==> inputs of branch onyx <==
==> flow/design.v (excerpt) <==
module processor
(
	input wire clk_i,
	input wire rst_i,
	input wire stall_i,
	output wire [31:0] addr_o,
	input wire [31:0] data_i,
	output wire [31:0] data_o,
	output wire [3:0] data_w_o,
	output wire [2:0] data_mode_o,
	input wire [7:0] extio_in,
	output wire [7:0] extio_out
);
make LEC_CHECK=0 CAP_MARGIN=20 CELL_PAD_IN_SITES_DETAIL_PLACEMENT=0 CELL_PAD_IN_SITES_GLOBAL_PLACEMENT=2 CORE_MARGIN=9 CORE_UTILIZATION=69 GPL_TIMING_DRIVEN=0 MIN_ROUTING_LAYER=met2 PLACE_DENSITY_LB_ADDON=0.3 SLEW_MARGIN=30 finish   # period 13.0 ns
run.sh (not shown) runs the stock make flow with config.mk's settings and CLKGATE_MAP_FILE=.
==> branch umber (differences from branch onyx) <==
Settings changed: CELL_PAD_IN_SITES_DETAIL_PLACEMENT 0 to unset, CELL_PAD_IN_SITES_GLOBAL_PLACEMENT 2 to unset, CORE_MARGIN 9 to 2, CORE_UTILIZATION 69 to 66, CTS_CLUSTER_DIAMETER set to 252, CTS_CLUSTER_SIZE set to 99, GPL_TIMING_DRIVEN 0 to unset, MIN_ROUTING_LAYER met2 to unset, PLACE_DENSITY set to 0.36, PLACE_DENSITY_LB_ADDON 0.3 to unset, SLEW_MARGIN 30 to 20.
==> flow/constraint.sdc (replaced) <==
create_clock -name core_clock -period 7.07 [get_ports {clk_i}]
set_input_delay 1.4140 -clock core_clock [delete_from_list [all_inputs] [get_ports {clk_i}]]
set_output_delay 1.4140 -clock core_clock [all_outputs]
set_load 0.01 [all_outputs]
==> branch zinc (differences from branch onyx) <==
Settings changed: CELL_PAD_IN_SITES_DETAIL_PLACEMENT 0 to unset, CELL_PAD_IN_SITES_GLOBAL_PLACEMENT 2 to unset, CORE_MARGIN 9 to 2, CORE_UTILIZATION 69 to 48, GPL_TIMING_DRIVEN 0 to unset, MIN_ROUTING_LAYER met2 to unset, PLACE_DENSITY_LB_ADDON 0.3 to unset, SETUP_SLACK_MARGIN set to 1.98, SLEW_MARGIN 30 to 20.
==> flow/constraint.sdc (replaced) <==
create_clock -name core_clock -period 7.14 [get_ports {clk_i}]
set_input_delay 1.4280 -clock core_clock [delete_from_list [all_inputs] [get_ports {clk_i}]]
set_output_delay 1.4280 -clock core_clock [all_outputs]
set_load 0.01 [all_outputs]
==> datasheet_impl.txt <==
Table: implementation figures

Parameter                              Value

Status
  Last stage the flow got to .................. 3_1_place_gp_skip_io
  Run status .................. stopped before the end
  First error .................. [ERROR FLW-0024] Place density exceeds 1.0 (current PLACE_DENSITY_LB_ADDON =  0.3). Please check if the value of  PLACE_DENSITY_LB_ADDON is between 0 and 0.99.

Die
  Full die area .................. 88000 µm²
  Floorplan row count .................. 101
  Die height .................. 297 µm
  Floorplan-stage core utilization .................. 70.0%
  Horizontal die size .................. 297 µm
  Floorplan Core Area .................. 76500 µm²

Synth
  Leading cell type by number of instances after synthesis .................. edfxtp_1
  Dominant combinational cell family by area after synthesis .................. multiplexers
  Post-synth area hogs .................. edfxtp_1, dfrtp_1, mux4_2, mux2_2, mux2i_1
  Number of standard cells after synthesis .................. 4783
  Chip area in the Yosys report .................. 53600 µm²
  Share of flip-flops with an asynchronous set or reset .................. a little under two fifths
the above is filed under branch onyx

==> datasheet_impl.txt <==
Table: implementation figures

Parameter                              Value

Synth
  Post-synth area hogs .................. edfxtp_1, dfrtp_1, mux4_2, mux2_2, mux2i_1
  Number of standard cells after synthesis .................. 4783
  Share of flip-flops with an asynchronous set or reset .................. 38.0%

Status
  Run status .................. finished with violations
  Fail Reasons .................. setup timing

Die
  Floorplan row count .................. about 120

Final timing
  Min setup slack post-route .................. -1650 ps
  Total setup violations reported at the end of the flow .................. 724
the above is filed under branch zinc

==> datasheet_impl.txt <==
Table: implementation figures

Parameter                              Value

Die
  Floorplan row count .................. 104

Synth
  Leading cell type by number of instances after synthesis .................. edfxtp_1
  Number of standard cells after synthesis .................. around 4800
  Chip area in the Yosys report .................. 53600 µm²
  Dominant combinational cell family by area after synthesis .................. multiplexers

Status
  Run status .................. stopped before the end
  First error .................. [ERROR GRT-0232] Routing congestion too high. Check the congestion heatmap in the GUI.
  Last stage the flow got to .................. 5_1_grt
the above is filed under branch umber

